==> flow/design.v (excerpt) <==
module Lab4(CLK, RST, INSTR, PC, REG0, REG1, REG2, REG3, REG4, REG5, REG6, REG7, 
		inst_opcode, ALUopcode, ALU_result, Zero, outDMEM, ALU_A, ALU_B);
clock: 11.3 ns
lec_check: 0
cap_margin: 15
cell_pad_in_sites_global_placement: 2
core_margin: 2
core_utilization: 40
gpl_timing_driven: 0
max_routing_layer: met5
place_density: 0.84
setup_slack_margin: 0.03
slew_margin: 0
run.sh (not shown) runs the stock make flow with config.mk's settings and CLKGATE_MAP_FILE=.
Edit:
--- a/flow/config.mk
+++ b/flow/config.mk
@@ -12 +11,0 @@
-export GPL_TIMING_DRIVEN = 0
@@ -16 +15 @@
-export SLEW_MARGIN = 0
+export SLEW_MARGIN = 20
==> flow/constraint.sdc (replaced) <==
create_clock -name core_clock -period 6.44 [get_ports {CLK}]
set_input_delay 1.2880 -clock core_clock [delete_from_list [all_inputs] [get_ports {CLK}]]
set_output_delay 1.2880 -clock core_clock [all_outputs]
set_load 0.01 [all_outputs]
Now the flow completed, yet does not pass: negative setup slack.
Sequential cell count is unchanged.
Wire length came out lower slightly.
Worst setup slack gets worse by 0.77 ns.
Non-clock buffer count increases by 464.
Final area climbs by about a fifth.
Core utilization rises by 9.9 points.
Hold slack gets better by 0.057 ns.
Die area does not change.
Edit:
--- a/flow/config.mk
+++ b/flow/config.mk
@@ -8 +8 @@
-export CAP_MARGIN = 15
+export CAP_MARGIN = 20
@@ -11,5 +11,4 @@
-export CORE_UTILIZATION = 40
-export MAX_ROUTING_LAYER = met5
-export PLACE_DENSITY = 0.84
-export SETUP_SLACK_MARGIN = 0.03
-export SLEW_MARGIN = 20
+export CORE_UTILIZATION = 37
+export PLACE_DENSITY = 0.82
+export SLEW_MARGIN = 5
+export TNS_END_PERCENT = 60
==> flow/constraint.sdc (replaced) <==
create_clock -name core_clock -period 9.21 [get_ports {CLK}]
set_input_delay 1.8420 -clock core_clock [delete_from_list [all_inputs] [get_ports {CLK}]]
set_output_delay 1.8420 -clock core_clock [all_outputs]
set_load 0.01 [all_outputs]
After rerunning:
- This time the run went through all stages and came out clean
- critical path depth went down by 3
- register-to-register slack gains 2.1 ns
- core utilization fell by 11 points
- design area falls by 12%
Edit:
--- a/flow/config.mk
+++ b/flow/config.mk
@@ -9 +8,0 @@
-export CELL_PAD_IN_SITES_GLOBAL_PLACEMENT = 2
@@ -11,4 +10,3 @@
-export CORE_UTILIZATION = 37
-export PLACE_DENSITY = 0.82
-export SLEW_MARGIN = 5
-export TNS_END_PERCENT = 60
+export CORE_UTILIZATION = 40
+export PLACE_DENSITY = 0.6
+export SLEW_MARGIN = 20
==> flow/constraint.sdc (replaced) <==
create_clock -name core_clock -period 11.7 [get_ports {CLK}]
set_input_delay 2.3400 -clock core_clock [delete_from_list [all_inputs] [get_ports {CLK}]]
set_output_delay 2.3400 -clock core_clock [all_outputs]
set_load 0.01 [all_outputs]
Routed wire length goes down by 5.6%.
Worst setup slack gains 0.15 ns.
First-iteration DRC count goes down by 2.0%.

Lab4 again, from the RTL that the note above started with.
export LEC_CHECK = 0
export ABC_AREA = 0
export CAP_MARGIN = 20
export CORE_MARGIN = 2
export CORE_UTILIZATION = 68
export CTS_CLUSTER_SIZE = 41
export GPL_ROUTABILITY_DRIVEN = 1
export MAX_ROUTING_LAYER = met5
export MIN_ROUTING_LAYER = met1
export PLACE_DENSITY_LB_ADDON = 0.27
export SLEW_MARGIN = 20
export TNS_END_PERCENT = 20
create_clock -name core_clock -period 7.69 [get_ports {CLK}]
The baseline died in 5_1_grt (GRT-0232).
Rerun with:
ABC_AREA = unset   (was 0)
CORE_UTILIZATION = 51   (was 68)
CTS_CLUSTER_SIZE = unset   (was 41)
GPL_ROUTABILITY_DRIVEN = unset   (was 1)
MAX_ROUTING_LAYER = unset   (was met5)
MIN_ROUTING_LAYER = unset   (was met1)
PLACE_DENSITY_LB_ADDON = unset   (was 0.27)
SETUP_SLACK_MARGIN = 1.91   (was unset)
TNS_END_PERCENT = unset   (was 20)
clock period = 6.47 ns   (was 7.69 ns; I/O delays follow)
With this change the flow completed, yet does not pass: setup timing.
Area after synthesis does not change.
Die size goes up by about 33%.
Synthesized cell count is unchanged.
Rerun with:
CORE_UTILIZATION = 66   (was 51)
CTS_CLUSTER_SIZE = 54   (was unset)
PLACE_DENSITY = 0.91   (was unset)
SETUP_SLACK_MARGIN = unset   (was 1.91)
TNS_END_PERCENT = 35   (was unset)
clock period = 7.47 ns   (was 6.47 ns; I/O delays follow)
Result:
- This time the run died in 5_1_grt
- synthesized cell count is unchanged
- die size is lower by 22%
- area after synthesis is unchanged

Lab4 again, from the RTL that the note above started with.
clock: 7.03 ns
lec_check: 0
cap_margin: 20
core_margin: 2
core_utilization: 51
place_density: 0.6
slew_margin: 20
The starting point finished but fails on setup timing.
Then changed:
Settings changed: CORE_UTILIZATION 51 to 58, CTS_CLUSTER_DIAMETER set to 103, PLACE_DENSITY 0.6 to 0.67, SETUP_SLACK_MARGIN set to -0.43, TNS_END_PERCENT set to 5.
Clock period 7.03 ns to 6.47 ns, I/O delays scaled along.
After rerunning: The new run completed, yet does not pass: setup timing; core utilization climbs by 6.1 points; cell area drops by a few percent; sequential share of layout area climbs by 1.9 points; global-route usage climbs by 3.3 points; via count drops slightly; routed wire length drops by a few percent; area after synthesis does not change; flip-flop count stays the same; setup slack is worse by 0.25 ns; die size drops by roughly a tenth.
Then changed:
Settings changed: ABC_AREA set to 1, CORE_UTILIZATION 58 to 65, CTS_CLUSTER_DIAMETER 103 to not set, CTS_CLUSTER_SIZE set to 98, PLACE_DENSITY 0.67 to 0.38, SETUP_SLACK_MARGIN -0.43 to not set, TNS_END_PERCENT 5 to not set.
Clock period 6.47 ns to 5.37 ns, I/O delays scaled along.
Outcome: The new run never finished: it broke off in global routing (5_1_grt) (GRT-0232). Die area fell by roughly a tenth. Synthesized area drops by a few percent. Synthesized cell count grows by a quarter to a third.
Then changed:
Settings changed: ABC_AREA 1 to not set, CELL_PAD_IN_SITES_DETAIL_PLACEMENT set to 2, CELL_PAD_IN_SITES_GLOBAL_PLACEMENT set to 1, CORE_UTILIZATION 65 to 40, CTS_CLUSTER_SIZE 98 to not set, PLACE_DENSITY 0.38 to 0.6.
Clock period 5.37 ns to 12.0 ns, I/O delays scaled along.
What happened:
- This time the run passed the timing, design-rule and antenna checks
- synthesized area climbs by 2.9%
- die size climbs by about 66%
- synthesized cell count drops by 21%
Then changed:
Settings changed: CELL_PAD_IN_SITES_DETAIL_PLACEMENT 2 to not set, CELL_PAD_IN_SITES_GLOBAL_PLACEMENT 1 to not set, CORE_UTILIZATION 40 to 55, PLACE_DENSITY 0.6 to not set, SETUP_SLACK_MARGIN set to -0.43, TNS_END_PERCENT set to 5.
Clock period 12.0 ns to 6.47 ns, I/O delays scaled along.
Outcome:
- The changed run completed and failed the layout checks on setup timing
- total power increases by 97%
- cell area went up by 13%
- via count grows by 7.9%
- global-route usage goes up by 6.3 points
Then changed:
Settings changed: CORE_UTILIZATION 55 to 58, PLACE_DENSITY set to 0.6, SETUP_SLACK_MARGIN -0.43 to not set, TNS_END_PERCENT 5 to not set.
Clock period 6.47 ns to 6.81 ns, I/O delays scaled along.
The changed run produced a layout that fails on setup timing.
Via count went up by 17%.
Clock skew increases by 0.019 ns.
Global-route usage grows by 9.7 points.

Starting RTL as in the previous note.
## Lab4
module Lab4(CLK, RST, INSTR, PC, REG0, REG1, REG2, REG3, REG4, REG5, REG6, REG7, 
		inst_opcode, ALUopcode, ALU_result, Zero, outDMEM, ALU_A, ALU_B);
	input	CLK, RST;
	input		[15:0]	INSTR;
	output 		[5:0]	PC;
	output 		[15:0]	REG0, REG1, REG2, REG3, REG4, REG5, REG6, REG7;
	output 		[4:0]	inst_opcode;
	output 		[2:0]	ALUopcode;
	output 		[15:0]	ALU_result, outDMEM, ALU_A, ALU_B;
	output				Zero;
	wire 				PCSrc, RegSrc, RegWrEn, ALUSrc, DmemWrEn, WrSrc;
	Control c(.PCSrc(PCSrc), .RegSrc(RegSrc), 
			.RegWrEn(RegWrEn), .ALUSrc(ALUSrc), 
			.ALUopcode(ALUopcode), 
			.DmemWrEn(DmemWrEn), .WrSrc(WrSrc), 
			.INST(inst_opcode), .z(Zero));
	Datapath d(	.CLK(CLK), .RST(RST), .INSTR(INSTR), .PCSrc(PCSrc), .RegSrc(RegSrc), 
				.RegWrEn(RegWrEn), .ALUSrc(ALUSrc), 
				.ALUopcode(ALUopcode), .DmemWrEn(DmemWrEn), 
				.WrSrc(WrSrc), .INST(inst_opcode), .Zero(Zero), .PC(PC),
				.REG0(REG0), .REG1(REG1), .REG2(REG2), .REG3(REG3), 
				.REG4(REG4), .REG5(REG5), .REG6(REG6), .REG7(REG7), .ALU_result(ALU_result),
				.outDMEM(outDMEM), .ALU_A(ALU_A), .ALU_B(ALU_B)
				);
endmodule
Settings: LEC_CHECK=0, CAP_MARGIN=20, CORE_MARGIN=2, CORE_UTILIZATION=68, CTS_CLUSTER_DIAMETER=103, CTS_CLUSTER_SIZE=27, PLACE_DENSITY=0.95, SETUP_SLACK_MARGIN=-0.43, SLEW_MARGIN=20, TNS_END_PERCENT=5; clock period 6.47 ns.
The first run died in global routing on GRT-0116.
Edit:
--- a/flow/config.mk
+++ b/flow/config.mk
@@ -7,0 +8 @@
+export ABC_AREA = 1
@@ -10,5 +11,3 @@
-export CORE_UTILIZATION = 68
-export CTS_CLUSTER_DIAMETER = 103
-export CTS_CLUSTER_SIZE = 27
-export PLACE_DENSITY = 0.95
-export SETUP_SLACK_MARGIN = -0.43
+export CORE_UTILIZATION = 71
+export CTS_CLUSTER_SIZE = 98
+export PLACE_DENSITY = 0.6
@@ -16 +14,0 @@
-export TNS_END_PERCENT = 5
==> flow/constraint.sdc (replaced) <==
create_clock -name core_clock -period 9.37 [get_ports {CLK}]
set_input_delay 1.8740 -clock core_clock [delete_from_list [all_inputs] [get_ports {CLK}]]
set_output_delay 1.8740 -clock core_clock [all_outputs]
set_load 0.01 [all_outputs]
Outcome: This time the run produced a clean layout; synthesized area fell by 2.8%; synthesized cell count rose by 27%; die size fell by 6.8%.
Edit:
--- a/flow/config.mk
+++ b/flow/config.mk
@@ -11 +11,2 @@
-export CORE_UTILIZATION = 71
+export CORE_UTILIZATION = 72
+export CTS_CLUSTER_DIAMETER = 372
@@ -13 +14 @@
-export PLACE_DENSITY = 0.6
+export PLACE_DENSITY = 0.38
@@ -14,0 +16 @@
+export TNS_END_PERCENT = 10
==> flow/constraint.sdc (replaced) <==
create_clock -name core_clock -period 5.37 [get_ports {CLK}]
set_input_delay 1.0740 -clock core_clock [delete_from_list [all_inputs] [get_ports {CLK}]]
set_output_delay 1.0740 -clock core_clock [all_outputs]
set_load 0.01 [all_outputs]
Now the flow stopped in clock tree synthesis.
Synthesized area is unchanged.
Synthesized cell count is unchanged.
Die area falls by 1.4%.
Edit:
--- a/flow/config.mk
+++ b/flow/config.mk
@@ -8 +7,0 @@
-export ABC_AREA = 1
@@ -11,4 +10,4 @@
-export CORE_UTILIZATION = 72
-export CTS_CLUSTER_DIAMETER = 372
-export CTS_CLUSTER_SIZE = 98
-export PLACE_DENSITY = 0.38
+export CORE_UTILIZATION = 61
+export CTS_CLUSTER_SIZE = 41
+export PLACE_DENSITY = 0.79
+export SETUP_SLACK_MARGIN = -0.33
@@ -16 +15 @@
-export TNS_END_PERCENT = 10
+export TNS_END_PERCENT = 40
==> flow/constraint.sdc (replaced) <==
create_clock -name core_clock -period 6.47 [get_ports {CLK}]
set_input_delay 1.2940 -clock core_clock [delete_from_list [all_inputs] [get_ports {CLK}]]
set_output_delay 1.2940 -clock core_clock [all_outputs]
set_load 0.01 [all_outputs]
=>
- With this change the flow never finished: it broke off in global routing
- synthesized cell count fell by about a fifth
- area after synthesis increases by a few percent
- die area is higher by about a fifth
Edit:
--- a/flow/config.mk
+++ b/flow/config.mk
@@ -10,4 +10,3 @@
-export CORE_UTILIZATION = 61
-export CTS_CLUSTER_SIZE = 41
-export PLACE_DENSITY = 0.79
-export SETUP_SLACK_MARGIN = -0.33
+export CORE_UTILIZATION = 58
+export CTS_CLUSTER_SIZE = 53
+export PLACE_DENSITY = 0.6
@@ -15 +14 @@
-export TNS_END_PERCENT = 40
+export TNS_END_PERCENT = 5
==> flow/constraint.sdc (replaced) <==
create_clock -name core_clock -period 11.3 [get_ports {CLK}]
set_input_delay 2.2600 -clock core_clock [delete_from_list [all_inputs] [get_ports {CLK}]]
set_output_delay 2.2600 -clock core_clock [all_outputs]
set_load 0.01 [all_outputs]
Effect: The new run completed with no timing, DRC or antenna violations; synthesized cell count is unchanged; area after synthesis does not change; die area climbs by a few percent.

== build 67 ==
Starting RTL as in the previous note.
export LEC_CHECK = 0
export CAP_MARGIN = 20
export CORE_MARGIN = 2
export CORE_UTILIZATION = 72
export CTS_CLUSTER_DIAMETER = 363
export CTS_CLUSTER_SIZE = 35
export MAX_ROUTING_LAYER = met4
export PLACE_DENSITY = 0.82
export SETUP_SLACK_MARGIN = -0.53
export SLEW_MARGIN = 20
create_clock -name core_clock -period 5.6 [get_ports {CLK}]
Run status, build 67: aborted in clock tree synthesis (4_1_cts), error DPL-0038
[inputs] build 50 vs build 67
Settings: PLACE_DENSITY now 0.84, was 0.82; SETUP_SLACK_MARGIN no longer set, was -0.53; CORE_UTILIZATION now 40, was 72; CTS_CLUSTER_SIZE no longer set, was 35; CTS_CLUSTER_DIAMETER no longer set, was 363; HOLD_SLACK_MARGIN now 0.18, previously not set; CELL_PAD_IN_SITES_GLOBAL_PLACEMENT now 2, previously not set; the clock period (ns, I/O delays scaled along) now 12.0, was 5.6.
- Of build 67 and build 50, only build 67 fails to reach the end of the flow.
- Build 67 failed in clock tree synthesis (4_1_cts) with DPL-0038.
- Changes observed in build 50 relative to build 67: share of flip-flops with an asynchronous set or reset after synthesis level; number of cell rows moved up; full die area moved up.
- [build 50] HPWL after detailed placement fell about 17% relative to build 67
- Reported for build 67 and build 50, synthesized cell count turned out identical to the last digit.
- Build 50 falls short of build 67 in placeable core region.
- Compared to build 67, build 50 has final RePlAce weighted congestion 19% lower.
Input changes introduced in build 30 (baseline for comparison: build 50):
Settings: a deleted HOLD_SLACK_MARGIN that had been 0.18; a deleted MAX_ROUTING_LAYER that had been met4.
==> results <==
[build 30] global-route wire length before repair fell about 0.3% relative to build 50
Any difference in utilization between build 30 and build 50 is small enough to ignore.
Between build 50 and build 30, least setup slack across all paths after layout is higher for build 50, build 30 comes in under that.
Build 30 vs. build 50: starting DRC count in detailed routing -267; sequential share of layout area ~0 delta.
Taking build 50 as the reference, in build 30 maximum single-stage delay on the critical path moved down, routed wire length moved down.

== old ==
Lab4 again, from the RTL that the note above started with.
==> flow/design.v (excerpt) <==
module Lab4(CLK, RST, INSTR, PC, REG0, REG1, REG2, REG3, REG4, REG5, REG6, REG7, 
		inst_opcode, ALUopcode, ALU_result, Zero, outDMEM, ALU_A, ALU_B);
clock: 5.37 ns
lec_check: 0
abc_area: 1
cap_margin: 20
core_aspect_ratio: 1.2
core_margin: 2
core_utilization: 72
cts_cluster_diameter: 372
cts_cluster_size: 98
place_density: 0.38
slew_margin: 20
tns_end_percent: 10
Status: old FAILED at clock tree synthesis (tool error)
Relative to old, the following input files were edited for new:
- CTS_CLUSTER_DIAMETER removed (was 372)
- PLACE_DENSITY changed from 0.38 to 0.6
- TNS_END_PERCENT removed (was 10)
- SLEW_MARGIN changed from 20 to 25
- ABC_AREA removed (was 1)
- CORE_UTILIZATION changed from 72 to 57
- CTS_CLUSTER_SIZE changed from 98 to 53
- CORE_ASPECT_RATIO removed (was 1.2)
- the clock period (ns, I/O delays scaled along) changed from 5.37 to 6.56
--- outcome ---
Every stage of new finished as expected; the final checks, on the other hand, flagged negative setup slack, which means the layout fails. Placer's final routability congestion estimate: old and new compared, higher one is old. Compared with old, new shows a core utilization at floorplan that is 15 points lower. Compared with old, number of placed cells counting well taps in new decreased by more than 10%.
Power figures rest on the tool's default switching activity, not on a simulated workload.
